==> exp/indigo <==
## top
module top(
    input logic     clk, 
    input logic     SW, 
    input logic     BOOT, 
    input logic [63:0] seed,
    output logic    _48b, 
    output logic    _45a
);
make LEC_CHECK=0 CAP_MARGIN=20 CELL_PAD_IN_SITES_DETAIL_PLACEMENT=2 CORE_ASPECT_RATIO=1.03 CORE_MARGIN=2 CORE_UTILIZATION=40 CTS_CLUSTER_SIZE=47 GPL_ROUTABILITY_DRIVEN=0 PLACE_DENSITY_LB_ADDON=0.16 SLEW_MARGIN=15 finish   # period 10.0 ns
run.sh (not shown) runs the stock make flow with config.mk's settings and CLKGATE_MAP_FILE=.
==> exp/pepper: changes against exp/indigo <==
==> flow/config.mk (replaced) <==
export PLATFORM = sky130hd
export DESIGN_NAME = top
export DESIGN_NICKNAME = top
export VERILOG_FILES = /design/flow/design.v
export SDC_FILE = /design/flow/constraint.sdc
export NUM_CORES = 4
export LEC_CHECK = 0
export CAP_MARGIN = 20
export CORE_MARGIN = 2
export CORE_UTILIZATION = 61
export SETUP_SLACK_MARGIN = 1.86
export SLEW_MARGIN = 20
==> flow/constraint.sdc (replaced) <==
create_clock -name core_clock -period 7.0 [get_ports {clk}]
set_input_delay 1.4000 -clock core_clock [delete_from_list [all_inputs] [get_ports {clk}]]
set_output_delay 1.4000 -clock core_clock [all_outputs]
set_load 0.01 [all_outputs]
==> exp/tundra: changes against exp/indigo <==
==> flow/config.mk (replaced) <==
export PLATFORM = sky130hd
export DESIGN_NAME = top
export DESIGN_NICKNAME = top
export VERILOG_FILES = /design/flow/design.v
export SDC_FILE = /design/flow/constraint.sdc
export NUM_CORES = 4
export LEC_CHECK = 0
export CAP_MARGIN = 25
export CELL_PAD_IN_SITES_DETAIL_PLACEMENT = 1
export CELL_PAD_IN_SITES_GLOBAL_PLACEMENT = 1
export CORE_ASPECT_RATIO = 1.15
export CORE_MARGIN = 3
export CORE_UTILIZATION = 40
export CTS_CLUSTER_SIZE = 47
export GPL_ROUTABILITY_DRIVEN = 0
export GPL_TIMING_DRIVEN = 0
export HOLD_SLACK_MARGIN = 0.07
export PLACE_DENSITY_LB_ADDON = 0.01
export SLEW_MARGIN = 40
==> flow/constraint.sdc (replaced) <==
create_clock -name core_clock -period 8.88 [get_ports {clk}]
set_input_delay 1.7760 -clock core_clock [delete_from_list [all_inputs] [get_ports {clk}]]
set_output_delay 1.7760 -clock core_clock [all_outputs]
set_load 0.01 [all_outputs]
==> comparison <==
Clock skew, highest first: exp/indigo, exp/tundra, exp/pepper.
exp/indigo passed the timing, design-rule and antenna checks. exp/tundra ran to the end with no violations. exp/pepper finished clean.
The highest non-clock buffer count belongs to exp/tundra, the lowest to exp/indigo.
Between exp/indigo and exp/tundra, the lower via count is in exp/tundra (gap 2.7%, measured against exp/tundra).
First-iteration DRC count, lowest first: exp/tundra, exp/indigo, exp/pepper.
Area after synthesis is the same in exp/indigo and exp/pepper.
Clock-buffer cell count: exp/indigo is higher than exp/pepper (1).
Design area, highest first: exp/tundra, exp/pepper, exp/indigo.
Sequential cell count is the same in exp/indigo and exp/pepper.
Hold slack: exp/tundra < exp/pepper < exp/indigo.


==> inputs of run a <==
top again, from the RTL that the note above started with.
## top
module top(
    input logic     clk, 
    input logic     SW, 
    input logic     BOOT, 
    input logic [63:0] seed,
    output logic    _48b, 
    output logic    _45a
);
Settings: LEC_CHECK=0, CAP_MARGIN=20, CELL_PAD_IN_SITES_DETAIL_PLACEMENT=2, CORE_MARGIN=2, CORE_UTILIZATION=40, CTS_CLUSTER_SIZE=47, GPL_ROUTABILITY_DRIVEN=0, SLEW_MARGIN=20; clock period 10.0 ns.
==> run b (differences from run a) <==
CELL_PAD_IN_SITES_DETAIL_PLACEMENT = unset   (was 2)
CORE_UTILIZATION = 51   (was 40)
CTS_CLUSTER_SIZE = unset   (was 47)
GPL_ROUTABILITY_DRIVEN = unset   (was 0)
==> flow/constraint.sdc (replaced) <==
create_clock -name core_clock -period 5.96 [get_ports {clk}]
set_input_delay 1.1920 -clock core_clock [delete_from_list [all_inputs] [get_ports {clk}]]
set_output_delay 1.1920 -clock core_clock [all_outputs]
set_load 0.01 [all_outputs]
==> results <==
Between run a and run b, the lower register-to-register slack is in run b (gap 2.8 ns).
In run b the first-iteration DRC count is smaller than in run a, by 33%.
In run b the die size is lower than in run a, by 21%.
Of run b and run a, run b has the higher fmax (gap 24%, measured against run a).
Synthesized cell count is the same in run b and run a.
Synthesized area is the same in run b and run a.
Of run b and run a, run b has the higher sequential share of layout area (gap 0.053 points).
Worst setup slack: run b is lower than run a (2.8 ns).


==> v9 <==
Starting RTL as in the previous note.
Settings: LEC_CHECK=0, CAP_MARGIN=20, CELL_PAD_IN_SITES_DETAIL_PLACEMENT=0, CELL_PAD_IN_SITES_GLOBAL_PLACEMENT=1, CORE_ASPECT_RATIO=0.5, CORE_MARGIN=8, CORE_UTILIZATION=52, CTS_CLUSTER_DIAMETER=205, CTS_CLUSTER_SIZE=96, GPL_ROUTABILITY_DRIVEN=0, GPL_TIMING_DRIVEN=1, HOLD_SLACK_MARGIN=0.3, MIN_ROUTING_LAYER=met1, PLACE_DENSITY=0.35, SLEW_MARGIN=0, TNS_END_PERCENT=20; clock period 6.04 ns.
==> v18 (differences from v9) <==
==> flow/config.mk (replaced) <==
export PLATFORM = sky130hd
export DESIGN_NAME = top
export DESIGN_NICKNAME = top
export VERILOG_FILES = /design/flow/design.v
export SDC_FILE = /design/flow/constraint.sdc
export NUM_CORES = 4
export LEC_CHECK = 0
export CAP_MARGIN = 20
export CELL_PAD_IN_SITES_DETAIL_PLACEMENT = 0
export CORE_ASPECT_RATIO = 0.89
export CORE_MARGIN = 2
export CORE_UTILIZATION = 65
export CTS_CLUSTER_DIAMETER = 205
export CTS_CLUSTER_SIZE = 29
export GPL_TIMING_DRIVEN = 1
export HOLD_SLACK_MARGIN = -0.03
export MIN_ROUTING_LAYER = met1
export SETUP_SLACK_MARGIN = 0.57
export SLEW_MARGIN = 35
export TNS_END_PERCENT = 5
==> flow/constraint.sdc (replaced) <==
create_clock -name core_clock -period 4.96 [get_ports {clk}]
set_input_delay 0.9920 -clock core_clock [delete_from_list [all_inputs] [get_ports {clk}]]
set_output_delay 0.9920 -clock core_clock [all_outputs]
set_load 0.01 [all_outputs]
==> v16 (differences from v9) <==
==> flow/config.mk (replaced) <==
export PLATFORM = sky130hd
export DESIGN_NAME = top
export DESIGN_NICKNAME = top
export VERILOG_FILES = /design/flow/design.v
export SDC_FILE = /design/flow/constraint.sdc
export NUM_CORES = 4
export LEC_CHECK = 0
export CAP_MARGIN = 20
export CORE_MARGIN = 2
export CORE_UTILIZATION = 72
export SETUP_SLACK_MARGIN = 0.67
export SLEW_MARGIN = 20
==> flow/constraint.sdc (replaced) <==
create_clock -name core_clock -period 4.69 [get_ports {clk}]
set_input_delay 0.9380 -clock core_clock [delete_from_list [all_inputs] [get_ports {clk}]]
set_output_delay 0.9380 -clock core_clock [all_outputs]
set_load 0.01 [all_outputs]
==> metrics.csv <==
metric,value,unit
status,"complete, no violations",
worst-margin pin slew,1.03,ns
Post-CTS Setup Bufs,58,
Initial Utilization,0.661,
Die Span Y,194,um
chip width,218,um
worst clock skew,0.0171,ns
DPL Wire Length,50200,um
Non-clock buffer share,0.0886,
RSZ-0062 raised after global routing,yes,
gr busiest metal,met2,
CLK BUF,18,
(the above is from v18)
==> metrics.csv <==
metric,value,unit
gr busiest metal,met2,
CLK BUF,19,
worst-margin pin slew,0.945,ns
status,"complete, no violations",
chip width,335,um
RSZ-0062 raised after global routing,no,
Die Span Y,176,um
Non-clock buffer share,0.0391,
Initial Utilization,0.527,
(the above is from v9)
==> metrics.csv <==
metric,value,unit
Synth Area in XOR/XNOR,0.205,
First Err,"[ERROR DPL-0038] Utilization greater than 100%, impossible to legalize",
Floorplan Nets,3766,
Synth Cell Area,26500,sq um
top cells by count,"408 x nand2_1, 348 x ha_1, 264 x xnor2_1",
DPL Wire Length,51200,um
Initial Utilization,0.726,
Die Span Y,196,um
pre-CTS WS,-0.0203,ns
main flop type,dfxtp_1,
Post-CTS Setup Bufs,278,
status,did not finish,
Fail Step,global routing,
(the above is from v16)
